==> flow/design.v <==
module rgst #(
    parameter w=8
)(
    input clk, rst_b, ld, clr, input [w-1:0] d, output reg [w-1:0] q
);
    always @ (posedge clk, negedge rst_b)
        if (!rst_b)                 q <= 0;
        else if (clr)               q <= 0;
        else if (ld)                q <= d;
endmodule
module mschdpath (
    input clk, rst_b,ld_merg,upd_mreg, input [511:0] blk, output [31:0] m0
);
    function [31:0] RtRot(input [31:0] x, input [4:0] p);
        reg [63:0] tmp; begin
        tmp = {x, x} >> p; RtRot = tmp[31:0];end
    endfunction
    function [31:0] Sgm0(input [31:0]x); begin
        Sgm0=RtRot(x,7)^RtRot(x,18)^(x>>3);end
    endfunction
    function [31:0] Sgm1(input [31:0]x); begin
        Sgm1=RtRot(x,17)^RtRot(x,19)^(x>>10);end
    endfunction
    function [31:0] Mux(input sel,input [31:0]d1,d0); begin
        Mux = (sel) ?  d1 : d0 ;end
    endfunction
    function [31:0] Word32(input [511:0]blk, input [3:0]idx); begin
        Word32 = blk[511-32*idx -:32];end
    endfunction
    wire [31:0] m[0:15];
    generate
        genvar k;
        for( k = 0; k < 16; k = k +1) begin:some_name
            if(k < 15)
                rgst #(.w(32)) i0(.clk(clk),.rst_b(rst_b),.clr(1'd0),.ld(upd_mreg),.d(Mux(ld_merg,Word32(blk,k),m[k+1])),.q(m[k]));
            else
                rgst #(.w(32)) i0(.clk(clk),.rst_b(rst_b),.clr(1'd0),.ld(upd_mreg),.d(Mux(ld_merg,Word32(blk,k),m[0] + Sgm0(m[1]) + m[9] + Sgm1(m[14]))),.q(m[k]));
        end
    endgenerate
    assign m0 = m[0];
endmodule
clock: 3.65 ns
lec_check: 0
cap_margin: 20
core_margin: 2
core_utilization: 65
cts_cluster_size: 62
hold_slack_margin: -0.09
slew_margin: 20
run.sh (not shown) runs the stock make flow with config.mk's settings and CLKGATE_MAP_FILE=.
The baseline finished with setup timing left.
Change:
- CORE_UTILIZATION: 65 -> 72
- CTS_CLUSTER_SIZE: 62 -> 43
- HOLD_SLACK_MARGIN: -0.09 -> unset
- PLACE_DENSITY: unset -> 0.64
- clock period: 3.65 -> 3.71 ns (I/O delays scaled with it)
What happened:
- The new run never finished: it broke off in 4_1_cts (DPL-0033)
- die area is lower by 9.5%
- synthesized cell count is unchanged
- area after synthesis does not change
Change:
- CORE_UTILIZATION: 72 -> 68
- CTS_CLUSTER_DIAMETER: unset -> 26
- CTS_CLUSTER_SIZE: 43 -> 66
- HOLD_SLACK_MARGIN: unset -> -0.09
- PLACE_DENSITY: 0.64 -> unset
- SETUP_SLACK_MARGIN: unset -> 0.54
- clock period: 3.71 -> 3.64 ns (I/O delays scaled with it)
Outcome: The changed run died in 4_1_cts on DPL-0033. Die area is higher by 5.8%. Synthesized cell count stays the same. Synthesized area does not change.

---

v38:
RTL: the design.v shown in full above, as it stands there.
==> flow/config.mk <==
export PLATFORM = sky130hd
export DESIGN_NAME = mschdpath
export DESIGN_NICKNAME = mschdpath
export VERILOG_FILES = /design/flow/design.v
export SDC_FILE = /design/flow/constraint.sdc
export NUM_CORES = 4
export LEC_CHECK = 0
export CAP_MARGIN = 20
export CORE_MARGIN = 2
export CORE_UTILIZATION = 68
export SLEW_MARGIN = 20
==> flow/constraint.sdc <==
create_clock -name core_clock -period 3.89 [get_ports {clk}]
set_input_delay 0.7780 -clock core_clock [delete_from_list [all_inputs] [get_ports {clk}]]
set_output_delay 0.7780 -clock core_clock [all_outputs]
set_load 0.01 [all_outputs]
Although it ran to completion, v38 produced a layout that fails the final checks because of negative setup slack.
Modified inputs, v28 compared to v38
Settings: setting TNS_END_PERCENT to 80 for the first time; setting SETUP_SLACK_MARGIN to 1.04 for the first time; setting CTS_CLUSTER_SIZE to 62 for the first time; setting CTS_CLUSTER_DIAMETER to 33 for the first time; setting HOLD_SLACK_MARGIN to -0.09 for the first time; changing the clock period (ns, I/O delays scaled along) from 3.89 to 3.65.
==> results <==
Of v28 and v38, only v28 fails to reach the end of the flow.
v38 finished all stages; layout check result: FAIL, due to negative setup slack.
On floorplan die area, v28 and v38 are neck and neck.
| vertical extent of the die | v28 vs v38 | ≈ equal |
Compared with v38, v28 shows number of H-tree levels higher by 1.
## Diff of input files: v6 against v28
Settings: removing CTS_CLUSTER_DIAMETER (formerly 33); removing HOLD_SLACK_MARGIN (formerly -0.09); removing TNS_END_PERCENT (formerly 80); removing SETUP_SLACK_MARGIN (formerly 1.04); removing CTS_CLUSTER_SIZE (formerly 62); changing CORE_UTILIZATION from 68 to 65; changing the clock period (ns, I/O delays scaled along) from 3.65 to 3.09.
==> results <==
Number of rows in the core area: v6 higher than v28. Max total instance count after detailed placement across v28 and v6: v6. In v6 relative to v28, post-placement cell area had gone up by a few percent. v6 -> stages 100% | layout checks FAIL | negative setup slack.

---

## job 1515
// mschdpath: RTL as listed in full above, without the edits since
clock: 3.82 ns
lec_check: 0
cap_margin: 20
core_margin: 2
core_utilization: 68
cts_cluster_size: 34
slew_margin: 20
Although it ran to completion, job 1515 produced a layout that fails the final checks because of setup timing.
### job 1515 -> job 7972
- swapping 68 for 72 in CORE_UTILIZATION
- putting CORE_ASPECT_RATIO at 0.93 where nothing was set
- putting ABC_AREA at 1 where nothing was set
- putting CTS_CLUSTER_DIAMETER at 355 where nothing was set
- swapping 34 for 25 in CTS_CLUSTER_SIZE
- swapping 3.82 for 2.67 in the clock period (ns, I/O delays scaled along)
## What came out
Placed standard-cell area in job 7972 is 1800 um^2 higher than in job 1515
Job 7972 did not finish; the tool stopped in global routing with error GRT-0116.
Comparing job 7972 and job 1515, the higher total number of placement rows is on job 1515.
Taking job 7972 as 1.0, job 1515 lands at 0.79 on synthesized cell count.
Inputs modified between job 7972 and job 5559:
- CORE_ASPECT_RATIO: 0.93 -> unset
- CTS_CLUSTER_SIZE: 25 -> unset
- ABC_AREA: 1 -> unset
- CTS_CLUSTER_DIAMETER: 355 -> unset
- CORE_UTILIZATION: 72 -> 66
- the clock period (ns, I/O delays scaled along): 2.67 -> 3.71
### Flow results
- Completing all stages was not enough for job 5559: its layout failed the final checks because of setup timing.
- Job 5559 vs job 7972 — die span in x dropped about 0.47%.
- In job 5559, the area of the chip came out about 6% above the value in job 7972.
- Job 5559 -> job 7972: post-synthesis adder-cell area fraction flat
- Job 5559 vs job 7972: gate count of the mapped netlist down in job 5559
- Post-synthesis share of cell area spent on xor and xnor gates: higher on job 5559
- Looking at synthesized area across job 5559 and job 7972, the one that comes out higher is job 7972.
#### Input delta (job 7846 over job 5559)
- changing CORE_UTILIZATION from 66 to 68
- setting CTS_CLUSTER_SIZE to 34 for the first time
- setting HOLD_SLACK_MARGIN to -0.09 for the first time
- setting TNS_END_PERCENT to 80 for the first time
- changing the clock period (ns, I/O delays scaled along) from 3.71 to 3.82
## What came out
Every stage of job 7846 finished as expected; the final checks, on the other hand, flagged setup timing, which means the layout fails. Diff job 5559 -> job 7846 | setup slack | decrease of 0.21 ns. Looking at cell area across both flows, job 7846 is the stronger of the two, with job 5559 trailing. Reported for job 5559 and job 7846, global route total overflow turned out identical to the last digit. Critical path's slowest cell: sky130_fd_sc_hd__fa_1 -> job 5559, sky130_fd_sc_hd__xnor2_2 -> job 7846.
